`flow/design.v`:
```
module fpadder (output logic [31:0] sum, output logic ready,
                input logic [31:0] a, input logic clock, nreset);
    logic [31:0] m,n;       
    logic [1:0] exp;
	logic sign; 
    logic adding, stopOp, infNum, abSum, notNum, bigNum;    
	logic [7:0] exp_m, exp_n;        						  
	logic [22:0] manti_m, manti_n;						 
	logic [23:0] manti_m2, manti_n2, manti_m1, manti_n1;	 
	logic sign_m, sign_n;		 
    assign sign_m = m[31];
    assign sign_n = n[31];
    assign exp_m = {m[30:23]};
    assign exp_n = {n[30:23]};
    assign manti_m = {m[22:0]};
    assign manti_n = {n[22:0]};
	assign manti_m2 = {1'b1, manti_m};
	assign manti_n2 = {1'b1, manti_n};
	always_comb 
      begin
        notNum = (exp_m == 255 & manti_m != 0) || (exp_n == 255 & manti_n != 0);  
		bigNum = (exp_m == 255 & manti_m == 0) || (exp_n == 255 & manti_n == 0);
      end 
    always_comb 
      begin
        exp = (exp_m > exp_n)? 2'b10 : (exp_m < exp_n)? 2'b01 : 2'b00;
        sign = (sign_m == sign_n)? '1 : '0;
      end
    always_comb
      begin
          if (exp == 2'b10) begin
            manti_n1 = manti_n2 >> (exp_m - exp_n);       
			manti_m1 = manti_m2;  
			end
          else if (exp == 2'b01) begin
            manti_m1 = manti_m2 >> (exp_n - exp_m);
			manti_n1 = manti_n2;	
			end
          else begin
			manti_m1 = manti_m2; 
			manti_n1 = manti_n2;	
			end
      end                                                
    logic [24:0] manti_m3, manti_n3, sum_manti;
    logic [7:0]  sum_exp;
    logic sum_sign;
    assign manti_m3 = {1'b0, manti_m1[23:0]};
    assign manti_n3 = {1'b0, manti_n1[23:0]};
    always_ff @(posedge clock, negedge nreset)      
      if(!nreset) begin
      	sum_manti <= 0;
        sum_exp <= 0; 
        sum_sign <= 0; end
      else if (adding == '1) begin	 
        if (sign == '1) begin               
        sum_manti <= (manti_n3 + manti_m3);    
		sum_exp <= (exp ==  2'b10)? exp_m : exp_n;
        sum_sign <= sign_m; end
        else if (sign == '0 & exp == 2'b10) begin
      	sum_manti <= manti_m3 - manti_n3;
		sum_exp <= exp_m; 
        sum_sign <= sign_m; end
        else if (sign == '0 & exp == 2'b01) begin
      	sum_manti <= manti_n3 - manti_m3;
      	sum_exp <= exp_n; 
        sum_sign <= sign_n; end
        else if (sign == '0 & exp == 2'b00) begin
       	sum_manti <= (manti_m3 > manti_n3)? (manti_m3 - manti_n3) : (manti_m3 < manti_n3)? (manti_n3 - manti_m3) : 25'h1000000;
      	sum_exp <= (manti_m3 > manti_n3)? exp_m : (manti_m3 < manti_n3)? exp_n : 8'h0; 
        sum_sign <= (manti_m3 > manti_n3)? sign_m : (manti_m3 < manti_n3)? sign_n : '0; end 	end
	  else if (stopOp == 1) begin
		sum_manti[24:23] <= 2'b01;
		sum_manti[22:0] <= 23'h7fffff;
      	sum_exp <= 8'hff; 
        sum_sign <= '0; end
	  else if (infNum == 1) begin
		if (sign == 1) begin			 
			sum_manti[24:23] <= 2'b01;
			sum_manti[22:0] <= 0;
			sum_exp <= 8'hff; 
			sum_sign <= sign_m; end	
		else begin						 
			sum_manti[24:23] <= 2'b01;
			sum_manti[22:0] <= 0;
			sum_exp <= (exp == 2'b0) ? 8'h0 : 8'hff; 
			sum_sign <= (exp == 2'b10)? sign_m : (exp == 2'b01)? sign_n : 1'b0; end	end				
      always_ff @(posedge clock, negedge nreset)
		if(!nreset)
			sum <= 0;
		else if(abSum == 1) begin
        if (sum_manti[24] == 1)	begin 
			if (sum_exp == 254)						 
				sum <= {sum_sign, 8'hff, 23'b0};      
			else if (sum_exp == 0 & sum_manti[22:0] == 0)
				sum <= 0;
			else 
				sum <= {sum_sign, sum_exp + 8'b1, sum_manti[23:1]}; end			
        else begin
			if (sum_manti[23] == 1)
			sum <= {sum_sign, sum_exp, sum_manti[22:0]};  
			else if (sum_manti[22] == 1)
			sum <= {sum_sign, (sum_exp - 8'h1), sum_manti[21:0], 1'b0}; 
			else if (sum_manti[21] == 1)
			sum <= {sum_sign, (sum_exp - 8'h2), sum_manti[20:0], 2'b0};
			else if (sum_manti[20] == 1)
			sum <= {sum_sign, (sum_exp - 8'h3), sum_manti[19:0], 3'b0};
			else if (sum_manti[19] == 1)
			sum <= {sum_sign, (sum_exp - 8'h4), sum_manti[18:0], 4'b0};
			else if (sum_manti[18] == 1)
			sum <= {sum_sign, (sum_exp - 8'h5), sum_manti[17:0], 5'b0}; 
			else if (sum_manti[17] == 1)
			sum <= {sum_sign, (sum_exp - 8'h6), sum_manti[16:0], 6'b0};
			else if (sum_manti[16] == 1)
			sum <= {sum_sign, (sum_exp - 8'h7), sum_manti[15:0], 7'b0};
			else if (sum_manti[15] == 1)
			sum <= {sum_sign, (sum_exp - 8'h8), sum_manti[14:0], 8'b0};
			else if (sum_manti[14] == 1)
			sum <= {sum_sign, (sum_exp - 8'h9), sum_manti[13:0], 9'b0}; 
			else if (sum_manti[13] == 1)
			sum <= {sum_sign, (sum_exp - 8'ha), sum_manti[12:0], 10'b0};
			else if (sum_manti[12] == 1)
			sum <= {sum_sign, (sum_exp - 8'hb), sum_manti[11:0], 11'b0};
			else if (sum_manti[11] == 1)
			sum <= {sum_sign, (sum_exp - 8'hc), sum_manti[10:0], 12'b0};
			else if (sum_manti[10] == 1)
			sum <= {sum_sign, (sum_exp - 8'hd), sum_manti[9:0], 13'b0}; 
			else if (sum_manti[9] == 1)
			sum <= {sum_sign, (sum_exp - 8'he), sum_manti[8:0], 14'b0};
			else if (sum_manti[8] == 1)
			sum <= {sum_sign, (sum_exp - 8'hf), sum_manti[7:0], 15'b0};
			else if (sum_manti[7] == 1)
			sum <= {sum_sign, (sum_exp - 8'h10), sum_manti[6:0], 16'b0};
			else if (sum_manti[6] == 1)
			sum <= {sum_sign, (sum_exp - 8'h11), sum_manti[5:0], 17'b0};
			else if (sum_manti[5] == 1)
			sum <= {sum_sign, (sum_exp - 8'h12), sum_manti[4:0], 18'b0};
			else if (sum_manti[4] == 1)
			sum <= {sum_sign, (sum_exp - 8'h13), sum_manti[3:0], 19'b0};
			else if (sum_manti[3] == 1)
			sum <= {sum_sign, (sum_exp - 8'h14), sum_manti[2:0], 20'b0}; 
			else if (sum_manti[2] == 1)
			sum <= {sum_sign, (sum_exp - 8'h15), sum_manti[1:0], 21'b0};
			else if (sum_manti[1] == 1)
			sum <= {sum_sign, (sum_exp - 8'h16), sum_manti[0], 22'b0};
			else if (sum_manti[0] == 1)
			sum <= {sum_sign, (sum_exp - 8'h17), 23'b0};
			end
			end
	enum {start, loadN1, loadN2, pred, asblSum, stop} state;
    always_ff @(posedge clock, negedge nreset)
    	if(!nreset)begin
    		state <= start;
			m <= 0;
			n <= 0;
			ready <= 0;
			infNum <= 0;
			stopOp <= 0;
			adding <= 0;
			abSum <= 0;  end
    	else begin
			ready <= 0;
			infNum <= 0;
			stopOp <= 0;
			adding <= 0;
			abSum <= 0;
			case(state)
				start:begin
					state <= loadN1; end
				loadN1:begin
					n <= a;
					state <= loadN2; end
				loadN2:begin
					m <= a;
					state <= pred; end
				pred: begin
					state <= asblSum;
					if (!notNum & bigNum)
						infNum <= 1;
					else if (notNum)
						stopOp <= 1;
					else
						adding <= 1; end
				asblSum:begin
					state <= stop;
					abSum <= 1; end
				stop:begin
					ready <= 1;
					state <= start; end				
            endcase
			end		
endmodule
```
`flow/run.sh`:
```
#!/bin/bash
# the make line also repeats each setting of config.mk as NAME=value (left out here)
make -C /OpenROAD-flow-scripts/flow DESIGN_CONFIG=/design/flow/config.mk WORK_HOME=/design/flow/orfs CLKGATE_MAP_FILE= finish
```
`flow/config.mk`:
```
export PLATFORM = sky130hd
export DESIGN_NAME = fpadder
export DESIGN_NICKNAME = fpadder
export VERILOG_FILES = /design/flow/design.v
export SDC_FILE = /design/flow/constraint.sdc
export NUM_CORES = 4
export LEC_CHECK = 0
export CAP_MARGIN = 20
export CORE_MARGIN = 2
export CORE_UTILIZATION = 64
export CTS_CLUSTER_DIAMETER = 225
export SETUP_SLACK_MARGIN = -0.42
export SLEW_MARGIN = 20
export TNS_END_PERCENT = 5
```
`flow/constraint.sdc`:
```
create_clock -name core_clock -period 5.77 [get_ports {clock}]
set_input_delay 1.1540 -clock core_clock [delete_from_list [all_inputs] [get_ports {clock}]]
set_output_delay 1.1540 -clock core_clock [all_outputs]
set_load 0.01 [all_outputs]
```
==> results of run 1 <==
through the flow:
stage	instances	setup TNS [ns]
after floorplan	2351	-8.51
after global placement	2900	-15.70
after detailed placement	2900	-21.83
after CTS	2933	-15.47
after global routing	2947	-38.55
final	2951	-27.96
timing repair:
item	in CTS	in global routing
setup buffers	1	12
gates cloned	0	2
hold buffers	0	0
setup endpoints to repair	33	33
gates resized	34	68
pin swaps	6	15
layout make-up:
type / count / area [µm²] / area share
diodes: 5 / 12.5 / 0.000571
repair buffers: 429 / 3430 / 0.156
multi-input cells: 1889 / 13500 / 0.615
flip-flops and latches: 140 / 3510 / 0.160
clock buffers: 19 / 443 / 0.0202
inverters: 115 / 434 / 0.0198
clock inverters: 13 / 179 / 0.00817
well taps: 341 / 427 / 0.0195
routing by layer:
| layer | part of all wire | routed length (µm) | global-route usage |
|---|---|---|---|
| met1 | 0.32 | 25100 | 0.566 |
| met2 | 0.42 | 32500 | 0.797 |
| met3 | 0.15 | 11500 | 0.229 |
| met4 | 0.11 | 8570 | 0.422 |
| met5 | 0.00060 | 47 | 0 |
==> results.json, run 1 <==
{
  "hold_viol": 0,
  "hold-worst-slack_ns": 0.357,
  "grt_util_all_layers": 0.523,
  "top_area_cell": "dfrtp_1",
  "pwr-share-clk": 0.543,
  "whs_endpoint": "state[4]",
  "p_int_uw": 1710,
  "ff_type": "dfrtp_1",
  "ios": 67,
  "p_comb_uw": 45.9,
  "syn_nets": 2497,
  "r2r_cells": 29,
  "ys_top_cells_by_count": "nand2_1 (258), a21oi_1 (249), nor2_1 (174), clkbuf_1 (163), o21ai_0 (163)",
  "ff2ff_setup_slack_ns": -1.10,
  "worst_pin_slew_ns": 1.22,
  "critical_path_class": "reg -> reg",
  "drt_iter0_markers": 4860,
  "status": "finished with violations",
  "max_stage_delay_ns": 0.50,
  "p_leak_uw": 0.00991,
  "ys_ff": 140,
  "synth.top_cell.area_share": 0.198,
  "ys_sh_mux": 0.108,
  "clkTransAtPathRegs_ns": 0.07,
  "switching_power_uw": 543,
  "via_per_inst": 7.53,
  "clk_path_buf_depth": 2,
  "drv_cap": 0,
  "fmax_mhz": 146,
  "p_per_area_mw_per_mm2": 103,
  "setup_slack_ns": -1.10,
  "gr-total-overflow": 0,
  "port_buffers": 66,
  "synth-simple-area-share": 0.168,
  "min_path_cells": 0,
  "top_cells_by_area": "dfrtp_1 (20%), ha_1 (7.6%), a21oi_1 (7.1%)",
  "synth_stat.cells": 2351,
  "setup_viol_count_final": 33,
  "crit_cells": 29,
  "yosys.stat.seqShare": 0.199,
  "slew_viol_final": 0,
  "max-slew-margin-rel": 0.184,
  "antenna_left": 0,
  "dieArea_mm2": 0.0289,
  "synth.most_common_cell": "nand2_1",
  "grt_max_degree": 89,
  "crit_start": "m[25]",
  "required_ns": 6.07,
  "core_area_mm2": 0.0270,
  "power_uw": 2250,
  "swShare": 0.242,
  "ys_sh_adder": 0.0817,
  "drtPass1Iterations": 15,
  "warning_count": 101,
  "cts-htree-levels": 4,
  "power_frac_seq": 0.436,
  "synthToLayoutAreaGrowth_pct": 24.4,
  "grt_antenna_before_repair": 11,
  "yosysUniqueCellTypes": 84,
  "path_buffers": 4,
  "crit_family": "AND-OR/OR-AND gates",
  "root_buffer": "clkbuf_16",
  "endpoint_kind": "flip-flop",
  "power_clock_uw": 1220,
  "synth_area_per_cell_um2": 7.49,
  "drc": 0,
  "worstReg2RegEnd": "sum_manti[22]",
  "combPwrFrac": 0.020,
  "placedInstanceArea_mm2": 0.0206,
  "top_logic_kind": "AND-OR/OR-AND gates",
  "ys_chip_area_mm2": 0.0176,
  "power.group.top": "clock",
  "preCtsSetupSlack_ns": -0.788,
  "hp-class": "reg -> reg",
  "hpwl_um": 52300,
  "crit_top_cell": "buf_4",
  "synth-edff-count": 0,
  "slowest_stage": "or4_4",
  "grt_pass1_wl_um": 117000,
  "gp_congestion": 1.10,
  "vias": 22229,
  "clkLatencyLatePin_ns": 0.46,
  "cts_buffers": 17,
  "fin_util": 0.813,
  "xor_area_frac": 0.0323,
  "ys_sh_aoi": 0.340,
  "wire_per_inst_um": 26.4,
  "fin_skew_ns": 0.0254,
  "ir_drop_uv": 193,
  "syn_area_mm2": 0.0176,
  "rows": 60,
  "yosysWarnings": 1,
  "synth_cells": 2351,
  "crit-reg2reg-launch": "m[25]",
  "final_area_mm2": 0.0219,
  "synth-async-reset-ratio": 1.00,
  "cts_tree": "done",
  "die_x_um": 170,
  "first_global_vias": 20922,
  "worstHoldStart": "state[1]",
  "cp-start-kind": "flip-flop",
  "die_h_um": 170,
  "num-nets-final": 2738,
  "fillers": 1758,
  "routed_wl_um": 77800,
  "crit_end": "sum_manti[22]",
  "crit_fanout": 15,
  "fin_crit_ns": 6.87,
  "rsz0062_at_grt": "true",
  "finalCritPeriodShare": 1.19,
  "cts.sinks": 140,
  "initCoreUtil": 0.653,
  "powerSeq_uw": 981,
  "so_faults": "negative setup slack",
  "crit_arrival_ns": 7.17
}
==> run 2: changes to the inputs <==
- CORE_UTILIZATION: 64 -> 40
- CTS_CLUSTER_DIAMETER: 225 -> not set
- SETUP_SLACK_MARGIN: -0.42 -> not set
- TNS_END_PERCENT: 5 -> not set
- clock period: 5.77 -> 8.6 ns (I/O delays scaled with it)
==> results.json, run 2 <==
{
  "die_h_um": 214,
  "combPwrFrac": 0.021,
  "synth.most_common_cell": "nand2_1",
  "ys_sh_mux": 0.108,
  "dieArea_mm2": 0.0457,
  "postCtsSetupRepairBufs": 0,
  "drt_iter0_markers": 2196,
  "rows": 76,
  "num-nets-final": 2472,
  "critical_path_class": "reg -> reg",
  "drtPass1Iterations": 6,
  "status": "complete, no violations",
  "synth-async-reset-ratio": 1.00,
  "grt_max_degree": 78,
  "synthToLayoutAreaGrowth_pct": 11.0,
  "fin_skew_ns": 0.0220,
  "xor_area_frac": 0.0323,
  "ios": 67,
  "initCoreUtil": 0.407,
  "crit_cells": 29,
  "grt_pass1_wl_um": 114000,
  "synth.top_cell.area_share": 0.198,
  "wire_per_inst_um": 25.7,
  "worst_pin_slew_ns": 1.12,
  "cts-htree-levels": 4,
  "cts_tree": "done",
  "syn_area_mm2": 0.0176,
  "cp-start-kind": "flip-flop",
  "synth_area_per_cell_um2": 7.49,
  "max_stage_delay_ns": 0.54,
  "hp-class": "reg -> reg",
  "first_global_vias": 18194,
  "hpwl_um": 55600,
  "p_leak_uw": 0.00852,
  "ys_sh_aoi": 0.340,
  "r2r_cells": 29,
  "grt_antenna_before_repair": 0,
  "switching_power_uw": 355,
  "ys_sh_adder": 0.0817,
  "vias": 19207,
  "grt_use_met1": 0.428,
  "gr-total-overflow": 0,
  "min_path_cells": 0,
  "slew_viol_final": 0,
  "crit_arrival_ns": 8.22,
  "top_area_cell": "dfrtp_1",
  "cts-hold-fix-buffers": 0,
  "yosys.stat.seqShare": 0.199,
  "crit_end": "sum_manti[24]",
  "top_logic_kind": "AND-OR/OR-AND gates",
  "p_per_area_mw_per_mm2": 74.8,
  "clkLatencyLatePin_ns": 0.50,
  "worstReg2RegEnd": "sum_manti[24]",
  "port_buffers": 66,
  "cts_buffers": 17,
  "ff_type": "dfrtp_1",
  "whs_endpoint": "state[4]",
  "crit_family": "AND-OR/OR-AND gates",
  "antenna_left": 0,
  "crit-reg2reg-launch": "m[25]",
  "grt_use_met2": 0.527,
  "setup_viol_count_final": 0,
  "endpoint_kind": "flip-flop",
  "grt_util_all_layers": 0.330,
  "p_comb_uw": 30.7,
  "ir_drop_uv": 130,
  "synth-simple-area-share": 0.168,
  "crit_fanout": 58,
  "worstHoldStart": "state[1]",
  "met3_usage": 0.0502,
  "core_area_mm2": 0.0433,
  "ys_chip_area_mm2": 0.0176,
  "finalCritPeriodShare": 0.914,
  "rsz0062_at_grt": "false",
  "path_buffers": 4,
  "warning_count": 96,
  "fin_setup_tns_ns": 0,
  "hold-worst-slack_ns": 0.363,
  "diodes": 0,
  "swShare": 0.243,
  "synth-edff-count": 0,
  "slowest_stage": "o31ai_1",
  "die_x_um": 214,
  "fillers": 4447,
  "synth_cells": 2351,
  "yosysWarnings": 1,
  "max-slew-margin-rel": 0.250,
  "required_ns": 8.96,
  "power.group.top": "clock",
  "ff2ff_setup_slack_ns": 0.74,
  "power_clock_uw": 773,
  "syn_nets": 2497,
  "top_cells_by_area": "dfrtp_1 (20%), ha_1 (7.6%), a21oi_1 (7.1%)",
  "crit_start": "m[25]",
  "fmax_mhz": 127,
  "root_buffer": "clkbuf_16",
  "powerSeq_uw": 659,
  "p_int_uw": 1110,
  "cts.sinks": 140,
  "fin_crit_ns": 7.86,
  "synth_stat.cells": 2351,
  "routed_wl_um": 75000,
  "via_per_inst": 6.57,
  "power_frac_seq": 0.450,
  "gp_congestion": 0.990,
  "drv_cap": 0,
  "busiest_layer": "met2",
  "clk_path_buf_depth": 2,
  "ys_top_cells_by_count": "nand2_1 (258), a21oi_1 (249), nor2_1 (174), clkbuf_1 (163), o21ai_0 (163)",
  "drc": 0,
  "clkTransAtPathRegs_ns": 0.07,
  "ys_ff": 140,
  "yosysUniqueCellTypes": 84,
  "pwr-share-clk": 0.529,
  "hold_viol": 0,
  "cts_resized": 0
}
## run 2: cell type report
cell class / instances / area [µm²] / share of cell area
multi-input cells: 1888 / 12900 / 0.659
flip-flops and latches: 140 / 3500 / 0.179
repair buffers: 164 / 1410 / 0.0721
well taps: 585 / 732 / 0.0374
clock buffers: 20 / 447 / 0.0228
inverters: 115 / 434 / 0.0222
clock inverters: 12 / 138 / 0.00704
## run 2: metal layers
metal / share of wire / vias up / wire length [µm]
li1: - / 8700 / -
met1: 0.41 / 9176 / 31000
met2: 0.45 / 1104 / 34100
met3: 0.077 / 227 / 5790
met4: 0.055 / 0 / 4160
met5: 0 / - / 0
## run 2: through the flow
step	util	std cells	setup WS (ns)	cell area, µm²	total power (µW)
2_1_floorplan	-	2351	1.97	17600	671
4_1_cts	0.452	2924	0.784	19600	1480
5_1_grt	0.452	2924	0.211	19600	1510
6_report	0.452	2924	0.738	19600	1460
3_3_place_gp	0.438	2892	0.873	19000	702
3_5_place_dp	0.438	2892	0.803	19000	703
==> run 3: changes to the inputs <==
- CAP_MARGIN: 20 -> 40
- CELL_PAD_IN_SITES_GLOBAL_PLACEMENT: not set -> 0
- CORE_UTILIZATION: 40 -> 58
- CTS_CLUSTER_SIZE: not set -> 33
- GPL_ROUTABILITY_DRIVEN: not set -> 1
- HOLD_SLACK_MARGIN: not set -> 0.29
- MIN_ROUTING_LAYER: not set -> met1
- SETUP_SLACK_MARGIN: not set -> 0.17
- TNS_END_PERCENT: not set -> 40
- clock period: 8.6 -> 12.8 ns (I/O delays scaled with it)
==> results.json, run 3 <==
{
  "cts.sinks": 140,
  "fin_skew_ns": 0.00799,
  "drtPass1Iterations": 9,
  "crit_arrival_ns": 9.23,
  "cp-start-kind": "flip-flop",
  "power_clock_uw": 502,
  "crit_start": "m[27]",
  "ff_type": "dfrtp_1",
  "antenna_left": 0,
  "status": "complete, no violations",
  "warning_count": 98,
  "gr-total-overflow": 0,
  "flop_area_mm2": 0.00350,
  "pwr-share-clk": 0.520,
  "clkLatencyLatePin_ns": 0.45,
  "root_buffer": "clkbuf_16",
  "yosysUniqueCellTypes": 84,
  "combPwrFrac": 0.022,
  "drt_iter0_markers": 3477,
  "worstHoldStart": "state[1]",
  "power.group.top": "clock",
  "vias": 19961,
  "worstReg2RegEnd": "sum_manti[22]",
  "place_inst": 2659,
  "hpwl_um": 50400,
  "postCtsSetupRepairBufs": 0,
  "fin_setup_tns_ns": 0,
  "ff2ff_setup_slack_ns": 3.95,
  "clk_path_buf_depth": 2,
  "crit_family": "AND-OR/OR-AND gates",
  "path_buffers": 4,
  "swShare": 0.234,
  "slew_viol_final": 0,
  "final_cells": 2697,
  "ys_sh_aoi": 0.340,
  "p_leak_uw": 0.00837,
  "cts_tree": "done",
  "crit_end": "sum_manti[22]",
  "max_stage_delay_ns": 0.77,
  "ir_drop_uv": 94.2,
  "drc": 0,
  "initCoreUtil": 0.591,
  "synth-simple-area-share": 0.168,
  "grt_antenna_before_repair": 4,
  "grt_pass1_wl_um": 111000,
  "grt_util_all_layers": 0.456,
  "synth-async-reset-ratio": 1.00,
  "min_path_cells": 0,
  "power_frac_seq": 0.458,
  "yosys.stat.seqShare": 0.199,
  "ys_ff": 140,
  "top_cells_by_area": "dfrtp_1 (20%), ha_1 (7.6%), a21oi_1 (7.1%)",
  "r2r_cells": 28,
  "synth_stat.cells": 2351,
  "ios": 67,
  "gp_congestion": 1.01,
  "ys_chip_area_mm2": 0.0176,
  "synth-edff-count": 0,
  "whs_endpoint": "state[4]",
  "preCtsSetupSlack_ns": 4.20,
  "yosysWarnings": 1,
  "p_per_area_mw_per_mm2": 50.6,
  "synth_area_per_cell_um2": 7.49,
  "grt_max_degree": 71,
  "syn_area_mm2": 0.0176,
  "switching_power_uw": 226,
  "synthToLayoutAreaGrowth_pct": 8.44,
  "finalCritPeriodShare": 0.692,
  "num-nets-final": 2439,
  "first_global_vias": 18966,
  "clkTransAtPathRegs_ns": 0.06,
  "routed_wl_um": 71400,
  "endpoint_kind": "flip-flop",
  "core_area_mm2": 0.0298,
  "xor_area_frac": 0.0323,
  "fmax_mhz": 113,
  "setup_viol_count_final": 0,
  "crit_fanout": 56,
  "syn_nets": 2497,
  "ys_sh_adder": 0.0817,
  "synth_cells": 2351,
  "die_x_um": 178,
  "hold-worst-slack_ns": 0.378,
  "critical_path_class": "reg -> reg",
  "hp-class": "reg -> reg",
  "fillers": 2620,
  "setup_slack_ns": 3.95,
  "port_buffers": 66,
  "slowest_stage": "a211oi_1",
  "cts_buffers": 17,
  "fin_crit_ns": 8.85,
  "cts-hold-fix-buffers": 0,
  "hold_viol": 0,
  "die_h_um": 178,
  "rsz0062_at_grt": "false",
  "synth.most_common_cell": "nand2_1",
  "wire_per_inst_um": 26.5,
  "p_int_uw": 740,
  "ys_top_cells_by_count": "nand2_1 (258), a21oi_1 (249), nor2_1 (174), clkbuf_1 (163), o21ai_0 (163)",
  "worst_pin_slew_ns": 0.884,
  "top_area_cell": "dfrtp_1",
  "ys_sh_mux": 0.108,
  "drv_cap": 0,
  "cts-htree-levels": 4,
  "cts_resized": 0,
  "via_per_inst": 7.40,
  "powerSeq_uw": 442,
  "crit-reg2reg-launch": "m[27]",
  "p_comb_uw": 21.7,
  "comb_area_mm2": 0.0129,
  "rows": 63,
  "synth.top_cell.area_share": 0.198,
  "dieArea_mm2": 0.0318,
  "max-slew-margin-rel": 0.408,
  "required_ns": 13.17,
  "crit_cells": 28,
  "top_logic_kind": "AND-OR/OR-AND gates"
}
==> run 3: area by class of cell <==
type | instances | area share
Clock inverter | 9 | 0.00452
Timing Repair Buffer | 131 | 0.0630
Tap cell | 390 | 0.0256
Sequential cell | 140 | 0.184
Antenna cell | 1 | 0.000131
Multi-Input combinational cell | 1888 | 0.675
Inverter | 115 | 0.0227
Clock buffer | 23 | 0.0256
==> run 3: metal layers <==
layer / share of wire / track usage / wire (µm)
met1: 0.35 / 0.535 / 25100
met2: 0.44 / 0.700 / 31500
met3: 0.12 / 0.156 / 8750
met4: 0.083 / 0.319 / 5950
met5: 0.00059 / 0 / 42
==> run 3: through the flow <==
| step | instance area (µm²) | utilization | total power (µW) |
|---|---|---|---|
| final | 19100 | 0.641 | 966 |
| after global routing | 19100 | 0.641 | 989 |
| after CTS | 19000 | 0.638 | 968 |
| after detailed placement | 18400 | 0.619 | 473 |
| after global placement | 18400 | 0.616 | 471 |
| after floorplan | 17600 | - | 451 |
==> run 4: changes to the inputs <==
- ABC_AREA: not set -> 1
- CAP_MARGIN: 40 -> 20
- CELL_PAD_IN_SITES_GLOBAL_PLACEMENT: 0 -> 3
- CORE_MARGIN: 2 -> 7
- CORE_UTILIZATION: 58 -> 40
- CTS_CLUSTER_DIAMETER: not set -> 385
- CTS_CLUSTER_SIZE: 33 -> 61
- GPL_ROUTABILITY_DRIVEN: 1 -> not set
- HOLD_SLACK_MARGIN: 0.29 -> not set
- MIN_ROUTING_LAYER: met1 -> not set
- PLACE_DENSITY: not set -> 0.5
- SETUP_SLACK_MARGIN: 0.17 -> 4.19
- TNS_END_PERCENT: 40 -> 20
- clock period: 12.8 -> 20.0 ns (I/O delays scaled with it)
==> results.json, run 4 <==
{
  "status": "did not finish",
  "stop_stage": "global placement without I/O (3_1_place_gp_skip_io)",
  "error_line": "[ERROR GPL-0301] Utilization 101.061 % exceeds 100%.",
  "yosysWarnings": 1,
  "ff_type": "dfrtp_1",
  "dieArea_mm2": 0.0492,
  "ys_sh_adder": 0.0833,
  "syn_nets": 2897,
  "die_x_um": 222,
  "top_logic_kind": "AND-OR/OR-AND gates",
  "initCoreUtil": 0.409,
  "die_h_um": 222,
  "top_cells_by_area": "dfrtp_1 (20%), nand2_1 (13%), o21ai_0 (9.8%)",
  "yosysUniqueCellTypes": 62,
  "synth-edff-count": 0,
  "synth_stat.cells": 2751,
  "synth-simple-area-share": 0.234,
  "synth_area_per_cell_um2": 6.28,
  "rows": 75,
  "ys_top_cells_by_count": "nand2_1 (609), o21ai_0 (337), inv_1 (310), a21oi_1 (258), nor2_1 (192)",
  "syn_area_mm2": 0.0173,
  "ys_chip_area_mm2": 0.0173,
  "xor_area_frac": 0.0404,
  "ys_sh_mux": 0.0120,
  "synth.most_common_cell": "nand2_1",
  "top_area_cell": "dfrtp_1",
  "ys_sh_aoi": 0.311,
  "core_area_mm2": 0.0422,
  "synth.top_cell.area_share": 0.201,
  "synth_cells": 2751,
  "ys_ff": 140,
  "yosys.stat.seqShare": 0.203,
  "synth-async-reset-ratio": 1.00
}
==> run 5: changes to the inputs <==
- ABC_AREA: 1 -> not set
- CELL_PAD_IN_SITES_DETAIL_PLACEMENT: not set -> 0
- CORE_ASPECT_RATIO: not set -> 0.57
- CORE_MARGIN: 7 -> 2
- CORE_UTILIZATION: 40 -> 71
- CTS_CLUSTER_DIAMETER: 385 -> not set
- CTS_CLUSTER_SIZE: 61 -> not set
- GPL_ROUTABILITY_DRIVEN: not set -> 0
- GPL_TIMING_DRIVEN: not set -> 0
- PLACE_DENSITY: 0.5 -> not set
- PLACE_DENSITY_LB_ADDON: not set -> 0.01
- SETUP_SLACK_MARGIN: 4.19 -> 0.46
- TNS_END_PERCENT: 20 -> not set
- clock period: 20.0 -> 13.6 ns (I/O delays scaled with it)
==> results.json, run 5 <==
{
  "ys_chip_area_mm2": 0.0176,
  "syn_area_mm2": 0.0176,
  "top_area_cell": "dfrtp_1",
  "ff_type": "dfrtp_1",
  "synth_area_per_cell_um2": 7.49,
  "syn_nets": 2497,
  "stop_stage": "global placement without I/O (3_1_place_gp_skip_io)",
  "rows": 43,
  "initCoreUtil": 0.724,
  "synth_cells": 2351,
  "top_logic_kind": "AND-OR/OR-AND gates",
  "status": "did not finish",
  "synth-simple-area-share": 0.168,
  "yosysUniqueCellTypes": 84,
  "ys_sh_mux": 0.108,
  "die_h_um": 123,
  "yosys.stat.seqShare": 0.199,
  "synth-async-reset-ratio": 1.00,
  "core_area_mm2": 0.0243,
  "error_line": "[ERROR FLW-0024] Place density exceeds 1.0 (current PLACE_DENSITY_LB_ADDON =  0.01). Please check if the value of  PLACE_DENSITY_LB_ADDON is between 0 and 0.99.",
  "yosysWarnings": 1,
  "synth-edff-count": 0,
  "top_cells_by_area": "dfrtp_1 (20%), ha_1 (7.6%), a21oi_1 (7.1%)",
  "synth.most_common_cell": "nand2_1",
  "synth_stat.cells": 2351,
  "ys_ff": 140,
  "synth.top_cell.area_share": 0.198,
  "ys_sh_aoi": 0.340,
  "ys_sh_adder": 0.0817,
  "dieArea_mm2": 0.0261,
  "xor_area_frac": 0.0323,
  "die_x_um": 213,
  "ys_top_cells_by_count": "nand2_1 (258), a21oi_1 (249), nor2_1 (174), clkbuf_1 (163), o21ai_0 (163)"
}
==> run 6: changes to the inputs <==
- ABC_AREA: not set -> 0
- CAP_MARGIN: 20 -> 40
- CELL_PAD_IN_SITES_DETAIL_PLACEMENT: 0 -> not set
- CELL_PAD_IN_SITES_GLOBAL_PLACEMENT: 3 -> 0
- CORE_ASPECT_RATIO: 0.57 -> 0.5
- CORE_UTILIZATION: 71 -> 69
- CTS_CLUSTER_DIAMETER: not set -> 400
- CTS_CLUSTER_SIZE: not set -> 100
- GPL_ROUTABILITY_DRIVEN: 0 -> 1
- GPL_TIMING_DRIVEN: 0 -> not set
- MIN_ROUTING_LAYER: not set -> met1
- PLACE_DENSITY_LB_ADDON: 0.01 -> not set
- SETUP_SLACK_MARGIN: 0.46 -> -0.31
- TNS_END_PERCENT: not set -> 40
- clock period: 13.6 -> 10.5 ns (I/O delays scaled with it)
==> results.json, run 6 <==
{
  "drtPass1Iterations": 15,
  "p_leak_uw": 0.00833,
  "xor_area_frac": 0.0323,
  "status": "complete, no violations",
  "syn_nets": 2497,
  "drv_cap": 0,
  "rows": 41,
  "antenna_left": 0,
  "r2r_cells": 29,
  "slew_viol_final": 0,
  "dieArea_mm2": 0.0269,
  "setup_viol_count_final": 0,
  "gp_congestion": 1.11,
  "synth-edff-count": 0,
  "ios": 67,
  "clk_path_buf_depth": 2,
  "yosysWarnings": 1,
  "hpwl_um": 47600,
  "ys_top_cells_by_count": "nand2_1 (258), a21oi_1 (249), nor2_1 (174), clkbuf_1 (163), o21ai_0 (163)",
  "drc": 0,
  "crit-reg2reg-launch": "m[23]",
  "path_buffers": 4,
  "core_area_mm2": 0.0251,
  "cts_buffers": 17,
  "clkLatencyLatePin_ns": 0.47,
  "cts.sinks": 140,
  "synth-async-reset-ratio": 1.00,
  "num-nets-final": 2433,
  "worst_pin_slew_ns": 0.954,
  "power_clock_uw": 619,
  "critical_path_class": "reg -> reg",
  "setup_slack_ns": 1.51,
  "max_stage_delay_ns": 0.76,
  "power.group.top": "clock",
  "via_per_inst": 7.70,
  "crit_cells": 29,
  "drt_iter0_markers": 4422,
  "synth.top_cell.area_share": 0.198,
  "synth_cells": 2351,
  "cts-hold-fix-buffers": 0,
  "syn_area_mm2": 0.0176,
  "worstReg2RegEnd": "sum_manti[23]",
  "top_area_cell": "dfrtp_1",
  "worstHoldStart": "state[1]",
  "fin_setup_tns_ns": 0,
  "max-slew-margin-rel": 0.361,
  "ff2ff_setup_slack_ns": 1.51,
  "postCtsSetupRepairBufs": 0,
  "crit_fanout": 28,
  "cts_resized": 0,
  "whs_endpoint": "state[4]",
  "p_per_area_mw_per_mm2": 62.4,
  "synth-simple-area-share": 0.168,
  "first_global_vias": 18408,
  "pwr-share-clk": 0.523,
  "hold_viol": 0,
  "yosys.stat.seqShare": 0.199,
  "crit_end": "sum_manti[23]",
  "grt_antenna_before_repair": 0,
  "synth_area_per_cell_um2": 7.49,
  "grt_pass1_wl_um": 105000,
  "diodes": 0,
  "crit_arrival_ns": 9.29,
  "fin_crit_ns": 8.99,
  "vias": 20358,
  "required_ns": 10.80,
  "rsz0062_at_grt": "false",
  "fillers": 1869,
  "cts_tree": "done",
  "ys_ff": 140,
  "die_h_um": 117,
  "root_buffer": "clkbuf_16",
  "combPwrFrac": 0.022,
  "finalCritPeriodShare": 0.856,
  "ys_sh_adder": 0.0817,
  "synth.most_common_cell": "nand2_1",
  "p_comb_uw": 26.4,
  "crit_family": "AND-OR/OR-AND gates",
  "preCtsSetupSlack_ns": 1.97,
  "synthToLayoutAreaGrowth_pct": 7.80,
  "swShare": 0.251,
  "crit_start": "m[23]",
  "power_frac_seq": 0.455,
  "powerSeq_uw": 539,
  "grt_max_degree": 66,
  "synth_stat.cells": 2351,
  "routed_wl_um": 68200,
  "top_logic_kind": "AND-OR/OR-AND gates",
  "grt_util_all_layers": 0.503,
  "warning_count": 98,
  "gr-total-overflow": 0,
  "cp-start-kind": "flip-flop",
  "min_path_cells": 0,
  "ys_sh_mux": 0.108,
  "switching_power_uw": 297,
  "hp-class": "reg -> reg",
  "die_x_um": 230,
  "ff_type": "dfrtp_1",
  "wire_per_inst_um": 25.8,
  "ir_drop_uv": 123,
  "cts-htree-levels": 4,
  "initCoreUtil": 0.700,
  "top_cells_by_area": "dfrtp_1 (20%), ha_1 (7.6%), a21oi_1 (7.1%)",
  "slowest_stage": "o311ai_0",
  "ys_sh_aoi": 0.340,
  "endpoint_kind": "flip-flop",
  "fmax_mhz": 111,
  "power_uw": 1180,
  "yosysUniqueCellTypes": 84,
  "p_int_uw": 887,
  "port_buffers": 66,
  "ys_chip_area_mm2": 0.0176,
  "clkTransAtPathRegs_ns": 0.07,
  "fin_skew_ns": 0.0118
}
run 6: layout make-up:
class                           instances  area [µm²]  area share
Multi-Input combinational cell       1888       12900       0.679
Clock inverter                         13         130     0.00686
Timing Repair Buffer                  125        1160      0.0610
Clock buffer                           19         443      0.0233
Inverter                              115         434      0.0229
Tap cell                              344         430      0.0227
Sequential cell                       140        3500       0.185
run 6: per-stage QoR:
| stage | hold slack (ns) | area, µm² | util | std cells |
|---|---|---|---|---|
| final | 0.348 | 19000 | 0.755 | 2644 |
| after global routing | 0.366 | 19000 | 0.755 | 2644 |
| after CTS | 0.350 | 18900 | 0.753 | 2639 |
| after detailed placement | 0.336 | 18400 | 0.731 | 2607 |
| after global placement | 0.333 | 18300 | 0.728 | 2603 |
| after floorplan | 0.331 | 17600 | - | 2351 |
run 6: per-layer routing:
layer	GRT usage	vias to the layer above	part of all wire
li1	-	8599	-
met1	0.656	9270	0.37
met2	0.742	1986	0.40
met3	0.177	503	0.17
met4	0.261	0	0.063
met5	0.00521	-	0
==> run 7: changes to the inputs <==
- ABC_AREA: 0 -> not set
- CAP_MARGIN: 40 -> 20
- CELL_PAD_IN_SITES_GLOBAL_PLACEMENT: 0 -> not set
- CORE_ASPECT_RATIO: 0.5 -> 0.63
- CORE_UTILIZATION: 69 -> 57
- CTS_CLUSTER_DIAMETER: 400 -> not set
- CTS_CLUSTER_SIZE: 100 -> not set
- GPL_ROUTABILITY_DRIVEN: 1 -> not set
- MAX_ROUTING_LAYER: not set -> met5
- MIN_ROUTING_LAYER: met1 -> not set
- SETUP_SLACK_MARGIN: -0.31 -> 0.8
- TNS_END_PERCENT: 40 -> 25
- clock period: 10.5 -> 5.27 ns (I/O delays scaled with it)
==> results.json, run 7 <==
{
  "root_buffer": "clkbuf_16",
  "max-slew-margin-rel": 0.154,
  "crit_cells": 33,
  "status": "finished with violations",
  "wire_per_inst_um": 28.4,
  "yosysWarnings": 1,
  "warning_count": 102,
  "p_leak_uw": 0.0108,
  "grt_util_all_layers": 0.532,
  "ir_drop_uv": 227,
  "cts.sinks": 140,
  "drt_iter0_markers": 5232,
  "xor_area_frac": 0.0323,
  "power_clock_uw": 1260,
  "drc": 0,
  "first_global_vias": 21713,
  "p_comb_uw": 55.7,
  "top_cells_by_area": "dfrtp_1 (20%), ha_1 (7.6%), a21oi_1 (7.1%)",
  "synth-async-reset-ratio": 1.00,
  "cts_buffers": 17,
  "p_per_area_mw_per_mm2": 100,
  "synth.top_cell.area_share": 0.198,
  "synth-edff-count": 0,
  "synthToLayoutAreaGrowth_pct": 35.4,
  "final_area_mm2": 0.0238,
  "slowest_stage": "dfrtp_1",
  "die_h_um": 144,
  "synth.most_common_cell": "nand2_1",
  "powerSeq_uw": 1070,
  "endpoint_kind": "flip-flop",
  "top_logic_kind": "AND-OR/OR-AND gates",
  "min_path_cells": 0,
  "grt_pass1_wl_um": 130000,
  "ios": 67,
  "ff_type": "dfrtp_1",
  "so_faults": "negative setup slack",
  "synth-simple-area-share": 0.168,
  "cts-hold-fix-buffers": 0,
  "syn_nets": 2497,
  "crit_start": "n[23]",
  "ys_sh_aoi": 0.340,
  "ys_ff": 140,
  "vias": 23699,
  "fillers": 2090,
  "ff2ff_setup_slack_ns": -1.47,
  "fmax_mhz": 148,
  "slew_viol_final": 0,
  "core_area_mm2": 0.0306,
  "power_frac_seq": 0.449,
  "gp_congestion": 1.10,
  "clkLatencyLatePin_ns": 0.47,
  "rows": 51,
  "power.group.top": "clock",
  "fin_skew_ns": 0.0158,
  "switching_power_uw": 621,
  "whs_endpoint": "state[4]",
  "pwr-share-clk": 0.528,
  "crit-reg2reg-launch": "n[23]",
  "critical_path_class": "reg -> reg",
  "grt_antenna_before_repair": 1,
  "setup_slack_ns": -1.47,
  "p_int_uw": 1770,
  "placedInstanceArea_mm2": 0.0217,
  "drv_cap": 0,
  "port_buffers": 66,
  "synth_area_per_cell_um2": 7.49,
  "path_buffers": 7,
  "power_uw": 2390,
  "yosys.stat.seqShare": 0.199,
  "worstHoldStart": "state[1]",
  "max_stage_delay_ns": 0.42,
  "gr-total-overflow": 0,
  "crit_top_cell": "buf_4",
  "hold_viol": 0,
  "ys_sh_adder": 0.0817,
  "initCoreUtil": 0.575,
  "antenna_left": 0,
  "synth_cells": 2351,
  "drtPass1Iterations": 13,
  "rsz0062_at_grt": "true",
  "worst_pin_slew_ns": 1.26,
  "required_ns": 5.65,
  "swShare": 0.260,
  "hp-class": "reg -> reg",
  "combPwrFrac": 0.023,
  "cts-htree-levels": 4,
  "setup_viol_count_final": 33,
  "num-nets-final": 2890,
  "via_per_inst": 7.50,
  "crit_fanout": 7,
  "clkTransAtPathRegs_ns": 0.07,
  "synth_stat.cells": 2351,
  "cp-start-kind": "flip-flop",
  "ys_top_cells_by_count": "nand2_1 (258), a21oi_1 (249), nor2_1 (174), clkbuf_1 (163), o21ai_0 (163)",
  "crit_family": "AND-OR/OR-AND gates",
  "dieArea_mm2": 0.0323,
  "hpwl_um": 61500,
  "r2r_cells": 33,
  "ys_sh_mux": 0.108,
  "top_area_cell": "dfrtp_1",
  "crit_end": "sum_manti[23]",
  "ys_chip_area_mm2": 0.0176,
  "syn_area_mm2": 0.0176,
  "cts_tree": "done",
  "routed_wl_um": 89600,
  "grt_max_degree": 105,
  "fin_crit_ns": 6.74,
  "worstReg2RegEnd": "sum_manti[23]",
  "die_x_um": 225,
  "yosysUniqueCellTypes": 84,
  "crit_arrival_ns": 7.12,
  "clk_path_buf_depth": 2,
  "finalCritPeriodShare": 1.28
}
[run 7: repair_timing]
item	CTS	global route
setup buffers	44	16
pin swaps	57	44
cloned	1	0
endpoints found under the setup margin	34	35
resized	132	92
[run 7: area by class of cell]
cell class	instances	area [µm²]	area share
tap	397	497	0.0208
antenna	4	10.0	0.000420
timing repair buffer	581	4690	0.197
clock buffer	19	443	0.0186
inverter	115	434	0.0182
multi-input combinational	1889	14100	0.592
sequential	140	3510	0.147
clock inverter	13	139	0.00582
[run 7: per-stage QoR]
step / setup TNS [ns] / setup WS, ns / instances / utilization / hold WS [ns]
floorplan: -14.58 / -0.840 / 2351 / - / 0.331
global placement: -35.21 / -1.36 / 3060 / 0.708 / 0.334
CTS: -33.72 / -1.20 / 3137 / 0.760 / 0.357
finish: -42.65 / -1.47 / 3158 / 0.779 / 0.367
detailed placement: -43.67 / -1.48 / 3060 / 0.708 / 0.346
global route: -46.98 / -1.62 / 3154 / 0.778 / 0.367
[run 7: metal layers]
layer | global-route usage | vias up | routed length (µm)
met5 | 0.0845 | - | 357
met4 | 0.183 | 8 | 5190
met3 | 0.315 | 694 | 18000
met2 | 0.691 | 2535 | 32300
met1 | 0.708 | 10920 | 33800
li1 | - | 9542 | -
==> run 8: changes to the inputs <==
- CAP_MARGIN: 20 -> 40
- CELL_PAD_IN_SITES_GLOBAL_PLACEMENT: not set -> 0
- CORE_ASPECT_RATIO: 0.63 -> not set
- CORE_UTILIZATION: 57 -> 43
- GPL_ROUTABILITY_DRIVEN: not set -> 1
- HOLD_SLACK_MARGIN: not set -> 0.29
- MAX_ROUTING_LAYER: met5 -> not set
- MIN_ROUTING_LAYER: not set -> met1
- SETUP_SLACK_MARGIN: 0.8 -> 0.17
- TNS_END_PERCENT: 25 -> 40
- clock period: 5.27 -> 10.5 ns (I/O delays scaled with it)
==> results.json, run 8 <==
{
  "synth_stat.cells": 2351,
  "worstReg2RegEnd": "sum_manti[2]",
  "root_buffer": "clkbuf_16",
  "slew_viol_final": 0,
  "dieArea_mm2": 0.0426,
  "power.group.top": "clock",
  "combPwrFrac": 0.022,
  "status": "complete, no violations",
  "ios": 67,
  "setup_viol_count_final": 0,
  "die_h_um": 206,
  "vias": 18991,
  "grt_util_all_layers": 0.335,
  "num-nets-final": 2455,
  "grt_max_degree": 78,
  "warning_count": 96,
  "initCoreUtil": 0.433,
  "postCtsSetupRepairBufs": 0,
  "synth-edff-count": 0,
  "syn_area_mm2": 0.0176,
  "comb_area_mm2": 0.0129,
  "wire_per_inst_um": 25.0,
  "max_stage_delay_ns": 0.78,
  "fmax_mhz": 119,
  "diodes": 0,
  "finalCritPeriodShare": 0.797,
  "power_frac_seq": 0.435,
  "crit_fanout": 23,
  "port_buffers": 66,
  "synthToLayoutAreaGrowth_pct": 10.5,
  "die_x_um": 206,
  "cts_tree": "done",
  "critical_path_class": "reg -> reg",
  "swShare": 0.230,
  "ff_type": "dfrtp_1",
  "cts.sinks": 140,
  "core_area_mm2": 0.0406,
  "yosys.stat.seqShare": 0.199,
  "gp_congestion": 1.01,
  "fin_setup_tns_ns": 0,
  "fin_util": 0.479,
  "clkLatencyLatePin_ns": 0.47,
  "flop_area_mm2": 0.00350,
  "cts-htree-levels": 4,
  "via_per_inst": 6.65,
  "top_logic_kind": "AND-OR/OR-AND gates",
  "powerSeq_uw": 539,
  "ys_sh_aoi": 0.340,
  "cts-hold-fix-buffers": 0,
  "path_buffers": 3,
  "top_area_cell": "dfrtp_1",
  "required_ns": 10.84,
  "ff2ff_setup_slack_ns": 2.13,
  "ys_sh_mux": 0.108,
  "synth_cells": 2351,
  "clk_path_buf_depth": 2,
  "ir_drop_uv": 119,
  "first_global_vias": 17859,
  "power_uw": 1240,
  "power_clock_uw": 674,
  "min_path_cells": 0,
  "fin_crit_ns": 8.37,
  "cp-start-kind": "flip-flop",
  "p_leak_uw": 0.00848,
  "ys_chip_area_mm2": 0.0176,
  "hpwl_um": 53000,
  "crit_top_cell": "a21oi_1",
  "top_cells_by_area": "dfrtp_1 (20%), ha_1 (7.6%), a21oi_1 (7.1%)",
  "crit_cells": 28,
  "cts_resized": 0,
  "switching_power_uw": 285,
  "rows": 74,
  "synth.top_cell.area_share": 0.198,
  "crit_family": "AND-OR/OR-AND gates",
  "synth-simple-area-share": 0.168,
  "routed_wl_um": 71200,
  "crit-reg2reg-launch": "m[23]",
  "ys_ff": 140,
  "fin_skew_ns": 0.0142,
  "synth_area_per_cell_um2": 7.49,
  "p_per_area_mw_per_mm2": 63.8,
  "antenna_left": 0,
  "pwr-share-clk": 0.543,
  "p_int_uw": 956,
  "r2r_cells": 28,
  "clkTransAtPathRegs_ns": 0.07,
  "hp-class": "reg -> reg",
  "whs_endpoint": "state[4]",
  "grt_pass1_wl_um": 110000,
  "hold_viol": 0,
  "drv_cap": 0,
  "drc": 0,
  "grt_antenna_before_repair": 0,
  "worst_pin_slew_ns": 0.840,
  "drtPass1Iterations": 9,
  "cts_buffers": 17,
  "rsz0062_at_grt": "false",
  "drt_iter0_markers": 2305,
  "syn_nets": 2497,
  "fillers": 4059,
  "final_cells": 2854,
  "yosysUniqueCellTypes": 84,
  "worstHoldStart": "state[1]",
  "ys_top_cells_by_count": "nand2_1 (258), a21oi_1 (249), nor2_1 (174), clkbuf_1 (163), o21ai_0 (163)",
  "gr-total-overflow": 0,
  "crit_start": "m[23]",
  "ys_sh_adder": 0.0817,
  "crit_arrival_ns": 8.71,
  "slowest_stage": "a211oi_1",
  "place_inst": 2816,
  "synth-async-reset-ratio": 1.00,
  "p_comb_uw": 27.3,
  "xor_area_frac": 0.0323,
  "endpoint_kind": "flip-flop",
  "yosysWarnings": 1,
  "synth.most_common_cell": "nand2_1",
  "crit_end": "sum_manti[2]",
  "max-slew-margin-rel": 0.437
}
-- run 8: per-stage QoR --
stage                     hold WS (ns)  cell area [µm²]  setup slack, ns
final                            0.350            19500             2.13
after global routing             0.374            19500             1.55
after CTS                        0.351            19400             2.21
after detailed placement         0.335            18700             2.23
after global placement           0.334            18700             2.40
after floorplan                  0.331            17600             3.87
-- run 8: area by class of cell --
| class | instances | area share |
|---|---|---|
| Multi-Input combinational cell | 1888 | 0.663 |
| Clock inverter | 14 | 0.0107 |
| Timing Repair Buffer | 147 | 0.0679 |
| Inverter | 115 | 0.0223 |
| Sequential cell | 140 | 0.180 |
| Clock buffer | 18 | 0.0221 |
| Tap cell | 532 | 0.0342 |
-- run 8: per-layer routing --
| metal | up-vias | global-route usage | share of wire |
|---|---|---|---|
| met3 | 259 | 0.0479 | 0.063 |
| met5 | - | 0 | 0 |
| met1 | 9057 | 0.412 | 0.40 |
| li1 | 8660 | - | - |
| met2 | 1015 | 0.560 | 0.47 |
| met4 | 0 | 0.194 | 0.062 |
==> run 9: changes to the inputs <==
- CAP_MARGIN: 40 -> 15
- CELL_PAD_IN_SITES_GLOBAL_PLACEMENT: 0 -> not set
- CORE_UTILIZATION: 43 -> 69
- CTS_CLUSTER_SIZE: not set -> 36
- GPL_ROUTABILITY_DRIVEN: 1 -> not set
- HOLD_SLACK_MARGIN: 0.29 -> not set
- MIN_ROUTING_LAYER: met1 -> not set
- SETUP_SLACK_MARGIN: 0.17 -> 3.43
- TNS_END_PERCENT: 40 -> not set
- clock period: 10.5 -> 13.6 ns (I/O delays scaled with it)
==> results.json, run 9 <==
{
  "power.group.top": "clock",
  "required_ns": 13.90,
  "switching_power_uw": 247,
  "max_stage_delay_ns": 0.76,
  "cts-hold-fix-buffers": 0,
  "top_layer": "met5",
  "pwr-share-clk": 0.532,
  "ios": 67,
  "worstHoldStart": "state[1]",
  "via_per_inst": 7.81,
  "syn_nets": 2497,
  "syn_area_mm2": 0.0176,
  "hp-class": "reg -> reg",
  "max-slew-margin-rel": 0.267,
  "rows": 58,
  "core_area_mm2": 0.0251,
  "synth-edff-count": 0,
  "critical_path_class": "reg -> reg",
  "yosys.stat.seqShare": 0.199,
  "synth_cells": 2351,
  "min_path_cells": 0,
  "fin_crit_ns": 9.11,
  "synth-simple-area-share": 0.168,
  "clkTransAtPathRegs_ns": 0.07,
  "synthToLayoutAreaGrowth_pct": 7.40,
  "top_cells_by_area": "dfrtp_1 (20%), ha_1 (7.6%), a21oi_1 (7.1%)",
  "root_buffer": "clkbuf_16",
  "crit_end": "sum_manti[8]",
  "fin_setup_tns_ns": 0,
  "ff_type": "dfrtp_1",
  "synth_area_per_cell_um2": 7.49,
  "grt_max_degree": 88,
  "path_buffers": 5,
  "synth_stat.cells": 2351,
  "crit_cells": 29,
  "port_buffers": 66,
  "cts_buffers": 17,
  "crit_fanout": 59,
  "cp-start-kind": "flip-flop",
  "grt_antenna_before_repair": 9,
  "ys_sh_aoi": 0.340,
  "ys_sh_adder": 0.0817,
  "yosysUniqueCellTypes": 84,
  "first_global_vias": 19296,
  "fin_util": 0.753,
  "cts-htree-levels": 4,
  "wl_met2_um": 30000,
  "hold-worst-slack_ns": 0.354,
  "top_area_cell": "dfrtp_1",
  "wl_met1_um": 23700,
  "crit_arrival_ns": 9.41,
  "fmax_mhz": 110,
  "hpwl_um": 49000,
  "gr-total-overflow": 0,
  "crit-reg2reg-launch": "m[23]",
  "die_x_um": 164,
  "antenna_left": 0,
  "powerSeq_uw": 416,
  "whs_endpoint": "state[4]",
  "hold_viol": 0,
  "warning_count": 98,
  "grt_pass1_wl_um": 111000,
  "p_int_uw": 684,
  "grt_util_all_layers": 0.541,
  "setup_viol_count_final": 0,
  "drv_cap": 0,
  "cts_resized": 0,
  "ff2ff_setup_slack_ns": 4.49,
  "ir_drop_uv": 77.7,
  "num-nets-final": 2426,
  "vias": 20564,
  "drtPass1Iterations": 17,
  "xor_area_frac": 0.0323,
  "dieArea_mm2": 0.0268,
  "die_h_um": 164,
  "fin_skew_ns": 0.0162,
  "clkLatencyLatePin_ns": 0.45,
  "power_frac_seq": 0.447,
  "r2r_cells": 29,
  "cts_tree": "done",
  "power_uw": 931,
  "ys_top_cells_by_count": "nand2_1 (258), a21oi_1 (249), nor2_1 (174), clkbuf_1 (163), o21ai_0 (163)",
  "slew_viol_final": 0,
  "met3_length_um": 10400,
  "cts.sinks": 140,
  "synth.most_common_cell": "nand2_1",
  "postCtsSetupRepairBufs": 0,
  "worstReg2RegEnd": "sum_manti[8]",
  "crit_start": "m[23]",
  "top_logic_kind": "AND-OR/OR-AND gates",
  "wire_per_inst_um": 27.2,
  "ys_ff": 140,
  "synth.top_cell.area_share": 0.198,
  "power_clock_uw": 495,
  "rsz0062_at_grt": "false",
  "swShare": 0.266,
  "p_leak_uw": 0.00829,
  "endpoint_kind": "flip-flop",
  "drt_iter0_markers": 4388,
  "p_per_area_mw_per_mm2": 49.2,
  "synth-async-reset-ratio": 1.00,
  "ys_chip_area_mm2": 0.0176,
  "combPwrFrac": 0.022,
  "finalCritPeriodShare": 0.670,
  "p_comb_uw": 20.1,
  "initCoreUtil": 0.701,
  "drc": 0,
  "slowest_stage": "ha_2",
  "clk_path_buf_depth": 2,
  "yosysWarnings": 1,
  "routed_wl_um": 71600,
  "gp_congestion": 1.09,
  "status": "complete, no violations",
  "crit_family": "AND-OR/OR-AND gates",
  "worst_pin_slew_ns": 1.09,
  "ys_sh_mux": 0.108
}
## run 9: metrics by stage
step	setup slack, ns	cells	cell area, µm²
floorplan	6.97	2351	17600
global placement	4.78	2589	18300
detailed placement	4.49	2589	18300
CTS	4.46	2621	18800
global route	4.07	2626	18900
finish	4.49	2632	18900
## run 9: routing by layer
metal / vias to the layer above / GRT usage
li1: 8598 / -
met1: 9332 / 0.614
met2: 1949 / 0.789
met3: 679 / 0.236
met4: 6 / 0.429
met5: - / 0.0246
## run 9: final cells by class
class / instances / area (µm²)
Inverter: 115 / 434
Clock buffer: 17 / 425
Timing Repair Buffer: 118 / 1060
Tap cell: 330 / 413
Clock inverter: 15 / 153
Fill cell: 1990 / 6200
Multi-Input combinational cell: 1888 / 12900
Antenna cell: 9 / 22.5
Sequential cell: 140 / 3500
==> run 10: changes to the inputs <==
- ABC_AREA: not set -> 0
- CAP_MARGIN: 15 -> 5
- CELL_PAD_IN_SITES_DETAIL_PLACEMENT: not set -> 2
- CELL_PAD_IN_SITES_GLOBAL_PLACEMENT: not set -> 2
- CORE_ASPECT_RATIO: not set -> 0.54
- CORE_UTILIZATION: 69 -> 51
- CTS_CLUSTER_DIAMETER: not set -> 377
- CTS_CLUSTER_SIZE: 36 -> 71
- GPL_ROUTABILITY_DRIVEN: not set -> 0
- GPL_TIMING_DRIVEN: not set -> 1
- SETUP_SLACK_MARGIN: 3.43 -> not set
- SLEW_MARGIN: 20 -> 35
- TNS_END_PERCENT: not set -> 35
- clock period: 13.6 -> 20.0 ns (I/O delays scaled with it)
==> results.json, run 10 <==
{
  "dieArea_mm2": 0.0361,
  "ys_sh_aoi": 0.340,
  "synth_area_per_cell_um2": 7.49,
  "synth_cells": 2351,
  "ys_chip_area_mm2": 0.0176,
  "top_logic_kind": "AND-OR/OR-AND gates",
  "synth-edff-count": 0,
  "stop_stage": "detailed placement (3_5_place_dp)",
  "top_cells_by_area": "dfrtp_1 (20%), ha_1 (7.6%), a21oi_1 (7.1%)",
  "ios": 67,
  "rows": 49,
  "core_area_mm2": 0.0337,
  "synth.most_common_cell": "nand2_1",
  "error_line": "[ERROR DPL-0033] detailed placement checks failed during check placement.",
  "port_buffers": 66,
  "top_area_cell": "dfrtp_1",
  "synth-simple-area-share": 0.168,
  "yosys.stat.seqShare": 0.199,
  "syn_nets": 2497,
  "ys_sh_mux": 0.108,
  "status": "did not finish",
  "die_x_um": 257,
  "syn_area_mm2": 0.0176,
  "yosysUniqueCellTypes": 84,
  "xor_area_frac": 0.0323,
  "ys_top_cells_by_count": "nand2_1 (258), a21oi_1 (249), nor2_1 (174), clkbuf_1 (163), o21ai_0 (163)",
  "yosysWarnings": 1,
  "synth.top_cell.area_share": 0.198,
  "die_h_um": 141,
  "ys_ff": 140,
  "ff_type": "dfrtp_1",
  "ys_sh_adder": 0.0817,
  "synth-async-reset-ratio": 1.00,
  "initCoreUtil": 0.523,
  "synth_stat.cells": 2351
}
run 10: through the flow:
step           worst slack, ns  hold slack [ns]  power [µW]  cell area [µm²]  cells
3_3_place_gp             10.76            0.334         302            18500   2727
2_1_floorplan            13.37            0.331         289            17600   2351
==> run 11: changes to the inputs <==
- ABC_AREA: 0 -> not set
- CAP_MARGIN: 5 -> 40
- CELL_PAD_IN_SITES_DETAIL_PLACEMENT: 2 -> not set
- CELL_PAD_IN_SITES_GLOBAL_PLACEMENT: 2 -> 0
- CORE_ASPECT_RATIO: 0.54 -> not set
- CORE_UTILIZATION: 51 -> 66
- CTS_CLUSTER_DIAMETER: 377 -> not set
- CTS_CLUSTER_SIZE: 71 -> not set
- GPL_ROUTABILITY_DRIVEN: 0 -> 1
- GPL_TIMING_DRIVEN: 1 -> not set
- MAX_ROUTING_LAYER: not set -> met4
- MIN_ROUTING_LAYER: not set -> met1
- SETUP_SLACK_MARGIN: not set -> 1.76
- SLEW_MARGIN: 35 -> 20
- TNS_END_PERCENT: 35 -> 85
- clock period: 20.0 -> 6.92 ns (I/O delays scaled with it)
==> results.json, run 11 <==
{
  "top_area_cell": "dfrtp_1",
  "synth.top_cell.area_share": 0.198,
  "synth-async-reset-ratio": 1.00,
  "yosys.stat.seqShare": 0.199,
  "ys_sh_adder": 0.0817,
  "dieArea_mm2": 0.0280,
  "ys_sh_mux": 0.108,
  "top_cells_by_area": "dfrtp_1 (20%), ha_1 (7.6%), a21oi_1 (7.1%)",
  "ff_type": "dfrtp_1",
  "xor_area_frac": 0.0323,
  "syn_area_mm2": 0.0176,
  "ys_ff": 140,
  "gp_congestion": 1.12,
  "top_logic_kind": "AND-OR/OR-AND gates",
  "ys_chip_area_mm2": 0.0176,
  "root_buffer": "clkbuf_16",
  "status": "did not finish",
  "ios": 67,
  "rows": 59,
  "yosysWarnings": 1,
  "initCoreUtil": 0.674,
  "syn_nets": 2497,
  "die_h_um": 167,
  "synth_cells": 2351,
  "cts_buffers": 17,
  "die_x_um": 167,
  "placedInstanceArea_mm2": 0.0190,
  "synth_area_per_cell_um2": 7.49,
  "synth-edff-count": 0,
  "ys_sh_aoi": 0.340,
  "hpwl_um": 49000,
  "port_buffers": 66,
  "clk_path_buf_depth": 2,
  "cts-htree-levels": 4,
  "synth.most_common_cell": "nand2_1",
  "synth_stat.cells": 2351,
  "ys_top_cells_by_count": "nand2_1 (258), a21oi_1 (249), nor2_1 (174), clkbuf_1 (163), o21ai_0 (163)",
  "yosysUniqueCellTypes": 84,
  "core_area_mm2": 0.0261,
  "cts.sinks": 140,
  "stop_stage": "global routing (5_1_grt)",
  "synth-simple-area-share": 0.168
}
==> run 11: per-stage QoR <==
step / cells / hold slack (ns) / setup slack, ns
after floorplan: 2351 / 0.331 / 0.810
after global placement: 2646 / 0.335 / 0.115
after detailed placement: 2651 / 0.370 / 0.0524
after CTS: 2776 / 0.388 / 0.568
==> run 11: what timing repair did <==
item,4_1_cts
gates cloned,2
hold endpoints to repair,0
pin swaps,99
hold buffers,0
endpoints found under the setup margin,33
resized,208
setup buffers,91
==> run 12: changes to the inputs <==
- CAP_MARGIN: 40 -> 20
- CELL_PAD_IN_SITES_GLOBAL_PLACEMENT: 0 -> not set
- CORE_UTILIZATION: 66 -> 32
- GPL_ROUTABILITY_DRIVEN: 1 -> not set
- GPL_TIMING_DRIVEN: not set -> 1
- MAX_ROUTING_LAYER: met4 -> not set
- PLACE_DENSITY: not set -> 0.43
- SETUP_SLACK_MARGIN: 1.76 -> -0.35
- TNS_END_PERCENT: 85 -> 100
- clock period: 6.92 -> 5.32 ns (I/O delays scaled with it)
==> results.json, run 12 <==
{
  "crit_cells": 29,
  "yosysWarnings": 1,
  "gp_congestion": 1.00,
  "ir_drop_uv": 252,
  "required_ns": 5.73,
  "ys_chip_area_mm2": 0.0176,
  "swShare": 0.234,
  "crit_fanout": 8,
  "ios": 67,
  "via_per_inst": 5.84,
  "setup_viol_count_final": 33,
  "die_x_um": 239,
  "num-nets-final": 2908,
  "drt_iter0_markers": 1608,
  "synth-simple-area-share": 0.168,
  "root_buffer": "clkbuf_16",
  "synth.most_common_cell": "nand2_1",
  "hpwl_um": 64100,
  "hp-class": "reg -> reg",
  "cp-start-kind": "flip-flop",
  "drv_cap": 0,
  "slowest_stage": "or4_4",
  "whs_endpoint": "state[4]",
  "synth-async-reset-ratio": 1.00,
  "p_leak_uw": 0.0109,
  "crit_family": "AND-OR/OR-AND gates",
  "grt_antenna_before_repair": 0,
  "syn_nets": 2497,
  "port_buffers": 66,
  "preCtsSetupSlack_ns": -1.37,
  "warning_count": 99,
  "drc": 0,
  "switching_power_uw": 575,
  "crit_arrival_ns": 6.65,
  "diodes": 0,
  "cts.sinks": 140,
  "crit_start": "n[24]",
  "pwr-share-clk": 0.547,
  "antenna_left": 0,
  "place_inst": 3397,
  "setup_slack_ns": -0.926,
  "synth-edff-count": 0,
  "fmax_mhz": 160,
  "grt_pass1_wl_um": 125000,
  "yosysUniqueCellTypes": 84,
  "power_clock_uw": 1340,
  "so_faults": "negative setup slack",
  "cts_buffers": 17,
  "grt_max_degree": 59,
  "finalCritPeriodShare": 1.17,
  "status": "finished with violations",
  "gr-total-overflow": 0,
  "vias": 20274,
  "core_area_mm2": 0.0541,
  "xor_area_frac": 0.0323,
  "power_frac_seq": 0.433,
  "endpoint_kind": "flip-flop",
  "fin_skew_ns": 0.0157,
  "rsz0062_at_grt": "true",
  "critical_path_class": "reg -> reg",
  "synth_area_per_cell_um2": 7.49,
  "fin_crit_ns": 6.25,
  "grt_util_all_layers": 0.287,
  "ys_sh_aoi": 0.340,
  "top_area_cell": "dfrtp_1",
  "ys_ff": 140,
  "synth.top_cell.area_share": 0.198,
  "yosys.stat.seqShare": 0.199,
  "hold-worst-slack_ns": 0.353,
  "worst_pin_slew_ns": 1.12,
  "r2r_cells": 29,
  "path_buffers": 3,
  "hold_viol": 0,
  "die_h_um": 239,
  "cts_tree": "done",
  "top_cells_by_area": "dfrtp_1 (20%), ha_1 (7.6%), a21oi_1 (7.1%)",
  "max-slew-margin-rel": 0.254,
  "clkLatencyLatePin_ns": 0.50,
  "max_stage_delay_ns": 0.43,
  "slew_viol_final": 0,
  "final_cells": 3471,
  "synthToLayoutAreaGrowth_pct": 38.1,
  "ff_type": "dfrtp_1",
  "p_comb_uw": 50.8,
  "combPwrFrac": 0.021,
  "power.group.top": "clock",
  "rows": 85,
  "crit-reg2reg-launch": "n[24]",
  "worstReg2RegEnd": "sum_manti[22]",
  "min_path_cells": 0,
  "crit_end": "sum_manti[22]",
  "cts-htree-levels": 4,
  "drtPass1Iterations": 7,
  "p_int_uw": 1880,
  "clk_path_buf_depth": 2,
  "power_uw": 2460,
  "routed_wl_um": 82500,
  "ys_top_cells_by_count": "nand2_1 (258), a21oi_1 (249), nor2_1 (174), clkbuf_1 (163), o21ai_0 (163)",
  "initCoreUtil": 0.325,
  "first_global_vias": 20444,
  "synth_cells": 2351,
  "dieArea_mm2": 0.0569,
  "syn_area_mm2": 0.0176,
  "fin_setup_tns_ns": -24.14,
  "worstHoldStart": "state[1]",
  "powerSeq_uw": 1060,
  "wire_per_inst_um": 23.8,
  "synth_stat.cells": 2351,
  "clkTransAtPathRegs_ns": 0.07,
  "ys_sh_mux": 0.108,
  "ys_sh_adder": 0.0817,
  "ff2ff_setup_slack_ns": -0.93,
  "p_per_area_mw_per_mm2": 101,
  "top_logic_kind": "AND-OR/OR-AND gates"
}
-- run 12: final cells by class --
class	instances	area (µm²)
sequential	140	3500
clock inverter	13	189
tap	696	871
clock buffer	19	443
fill	5433	29800
timing repair buffer	600	4810
inverter	115	434
multi-input combinational	1888	14100
-- run 12: what timing repair did --
action,CTS,global route
gates resized,146,56
hold buffers,0,0
pin swaps,47,25
buffers inserted,30,13
endpoints found under the setup margin,33,33
-- run 12: stage by stage --
| step | utilization | cell area, µm² |
|---|---|---|
| after floorplan | - | 17900 |
| final | 0.449 | 24300 |
| after detailed placement | 0.414 | 22400 |
| after global placement | 0.414 | 22400 |
| after CTS | 0.442 | 23900 |
| after global routing | 0.449 | 24300 |
-- run 12: layer usage --
layer	routed length (µm)	GRT usage	vias up
met5	0	0	-
met4	4450	0.155	0
met1	34000	0.343	9784
met2	40200	0.501	719
met3	3830	0.0381	223
li1	-	-	9548
No activity file was given, so power comes from the tool's default toggle rates.
